==> job 6990: inputs <==
==> flow/design.v (excerpt) <==
module sig_altmult_add
(
	input signed [15:0] dataa, datab, datac, datad,
	input 		clock, aclr,
	output reg 	[32:0] result
);
clock: 7.29 ns
lec_check: 0
abc_area: 1
cap_margin: 20
core_margin: 2
core_utilization: 72
cts_cluster_diameter: 371
cts_cluster_size: 98
place_density: 0.39
setup_slack_margin: 1.6
slew_margin: 20
tns_end_percent: 10
run.sh (not shown) runs the stock make flow with config.mk's settings and CLKGATE_MAP_FILE=.
==> inputs of job 2894, as changes to job 6990 <==
ABC_AREA = not set   (was 1)
CORE_UTILIZATION = 57   (was 72)
CTS_CLUSTER_DIAMETER = 211   (was 371)
CTS_CLUSTER_SIZE = 42   (was 98)
PLACE_DENSITY = not set   (was 0.39)
SETUP_SLACK_MARGIN = 1.44   (was 1.6)
TNS_END_PERCENT = not set   (was 10)
==> flow/constraint.sdc (replaced) <==
create_clock -name core_clock -period 5.18 [get_ports {clock}]
set_input_delay 1.0360 -clock core_clock [delete_from_list [all_inputs] [get_ports {clock}]]
set_output_delay 1.0360 -clock core_clock [all_outputs]
set_load 0.01 [all_outputs]
==> inputs of job 1783, as changes to job 6990 <==
ABC_AREA = not set   (was 1)
CORE_UTILIZATION = 20   (was 72)
CTS_CLUSTER_DIAMETER = not set   (was 371)
CTS_CLUSTER_SIZE = not set   (was 98)
PLACE_DENSITY = not set   (was 0.39)
SETUP_SLACK_MARGIN = not set   (was 1.6)
TNS_END_PERCENT = not set   (was 10)
==> flow/constraint.sdc (replaced) <==
create_clock -name core_clock -period 10.2 [get_ports {clock}]
set_input_delay 2.0400 -clock core_clock [delete_from_list [all_inputs] [get_ports {clock}]]
set_output_delay 2.0400 -clock core_clock [all_outputs]
set_load 0.01 [all_outputs]
==> summary of the runs <==
- The lowest non-clock buffer count belongs to job 1783, the highest to job 2894.
- The lowest setup slack belongs to job 2894, the highest to job 1783.
- Job 1783 passed the timing, design-rule and antenna checks. Job 2894 completed, yet does not pass: setup timing. Job 6990 ran to the end with no violations.
- In job 1783 the wire length is smaller than in job 2894, by about 1.6%.
- Clock skew, highest first: job 1783, job 6990, job 2894.
- Worst hold slack, lowest first: job 2894, job 6990, job 1783.
- The lowest first-iteration DRC count belongs to job 2894, the highest to job 6990.


==> job 7712 <==
==> flow/design.v <==
module sig_altmult_add
(
	input signed [15:0] dataa, datab, datac, datad,
	input 		clock, aclr,
	output reg 	[32:0] result
);
	reg signed	[15:0] dataa_reg, datab_reg, datac_reg, datad_reg;
	reg signed	[31:0] mult0_result, mult1_result;
	always @ (posedge clock or posedge aclr) begin
    	if (aclr) begin
			dataa_reg <= {16{1'b0}};
			datab_reg <= {16{1'b0}};
			datac_reg <= {16{1'b0}};
			datad_reg <= {16{1'b0}};
			mult0_result <= {32{1'b0}};
			mult1_result <= {32{1'b0}};
			result <= {33{1'b0}};
		end
		else begin
			dataa_reg <= dataa;
			datab_reg <= datab;
			datac_reg <= datac;
			datad_reg <= datad;
			mult0_result <= dataa_reg * datab_reg;
			mult1_result <= datac_reg * datad_reg;
			result <= mult0_result + mult1_result;
		end
	end
endmodule
==> flow/run.sh <==
#!/bin/bash
# the make line also repeats each setting of config.mk as NAME=value (left out here)
make -C /OpenROAD-flow-scripts/flow DESIGN_CONFIG=/design/flow/config.mk WORK_HOME=/design/flow/orfs CLKGATE_MAP_FILE= finish
==> flow/config.mk <==
export PLATFORM = sky130hd
export DESIGN_NAME = sig_altmult_add
export DESIGN_NICKNAME = sig_altmult_add
export VERILOG_FILES = /design/flow/design.v
export SDC_FILE = /design/flow/constraint.sdc
export NUM_CORES = 4
export LEC_CHECK = 0
export ABC_AREA = 1
export CAP_MARGIN = 10
export CELL_PAD_IN_SITES_DETAIL_PLACEMENT = 0
export CORE_MARGIN = 2
export CORE_UTILIZATION = 67
export CTS_CLUSTER_DIAMETER = 266
export CTS_CLUSTER_SIZE = 100
export GPL_ROUTABILITY_DRIVEN = 0
export HOLD_SLACK_MARGIN = 0.28
export MAX_ROUTING_LAYER = met5
export MIN_ROUTING_LAYER = met1
export PLACE_DENSITY_LB_ADDON = 0.3
export SETUP_SLACK_MARGIN = -0.52
export SLEW_MARGIN = 20
export TNS_END_PERCENT = 10
==> flow/constraint.sdc <==
create_clock -name core_clock -period 5.24 [get_ports {clock}]
set_input_delay 1.0480 -clock core_clock [delete_from_list [all_inputs] [get_ports {clock}]]
set_output_delay 1.0480 -clock core_clock [all_outputs]
set_load 0.01 [all_outputs]
==> job 2270 (differences from job 7712) <==
--- a/flow/config.mk
+++ b/flow/config.mk
@@ -9,13 +9,13 @@
 export CAP_MARGIN = 10
 export CELL_PAD_IN_SITES_DETAIL_PLACEMENT = 0
+export CELL_PAD_IN_SITES_GLOBAL_PLACEMENT = 2
 export CORE_MARGIN = 2
-export CORE_UTILIZATION = 67
+export CORE_UTILIZATION = 35
 export CTS_CLUSTER_DIAMETER = 266
 export CTS_CLUSTER_SIZE = 100
 export GPL_ROUTABILITY_DRIVEN = 0
-export HOLD_SLACK_MARGIN = 0.28
 export MAX_ROUTING_LAYER = met5
 export MIN_ROUTING_LAYER = met1
-export PLACE_DENSITY_LB_ADDON = 0.3
+export PLACE_DENSITY = 0.95
 export SETUP_SLACK_MARGIN = -0.52
 export SLEW_MARGIN = 20
==> job 7225 (differences from job 7712) <==
==> flow/config.mk (replaced) <==
export PLATFORM = sky130hd
export DESIGN_NAME = sig_altmult_add
export DESIGN_NICKNAME = sig_altmult_add
export VERILOG_FILES = /design/flow/design.v
export SDC_FILE = /design/flow/constraint.sdc
export NUM_CORES = 4
export LEC_CHECK = 0
export CAP_MARGIN = 10
export CELL_PAD_IN_SITES_DETAIL_PLACEMENT = 2
export CORE_MARGIN = 5
export CORE_UTILIZATION = 47
export CTS_CLUSTER_DIAMETER = 46
export GPL_ROUTABILITY_DRIVEN = 1
export GPL_TIMING_DRIVEN = 0
export MAX_ROUTING_LAYER = met4
export MIN_ROUTING_LAYER = met2
export PLACE_DENSITY_LB_ADDON = 0.1
export SETUP_SLACK_MARGIN = 0.72
export SLEW_MARGIN = 20
==> qor summary <==
| metric | job 7712 | job 2270 | job 7225 |
|---|---|---|---|
| Actual slew at the worst max-slew pin | 690 ps | 755 ps | - |
| Multi-input combinational cell area | 19600 sq um | 19700 sq um | - |
| Clock Path Buffers | 2 | 2 | - |
| Cell at the slowest stage of the critical path | dfrtp_1 | fa_1 | - |
| Fin nets | 4618 | 4666 | - |
| Result of the run | finished with violations | finished with violations | did not finish |
| Last stage reached | - | - | clock tree synthesis (4_1_cts) |
| Violated checks | negative setup slack | negative setup slack | - |
| Top routing layer used | met4 | met4 | - |
| Met2 track utilization from global routing | 0.552 | 0.284 | - |
| Total track usage | 0.343 | 0.185 | - |
| Number of tap instances | 539 | 1050 | - |
| Post-cts hold buffer count | 0 | 0 | - |
| Number of inserted filler cells in the final layout | 2898 | 8026 | - |
| Post-route ant nets | 0 | 0 | - |
| Hold path startpoint | mult1_result[0]$_DFF_PP0_ | mult0_result[0]$_DFF_PP0_ | - |
| Number of distinct standard cells referenced by the synthesized netlist | 31 | 31 | 71 |
| Layout overhead on the synthesized area | 13.8% | 17.7% | - |
| Mux cell area share | 0 | 0 | 0.00196 |
| Grt met3 use | 0.0757 | 0.0251 | - |
| Number of max-slew violations in the final report | 0 | 0 | - |
| Number of standard cells reported by yosys | 3599 | 3599 | 2596 |
| Most numerous cell on the critical path | fa_1 | fa_1 | - |
| Number of buffers created by CTS | 17 | 17 | - |
| Setup TNS Final | -6390 ps | -4140 ps | - |
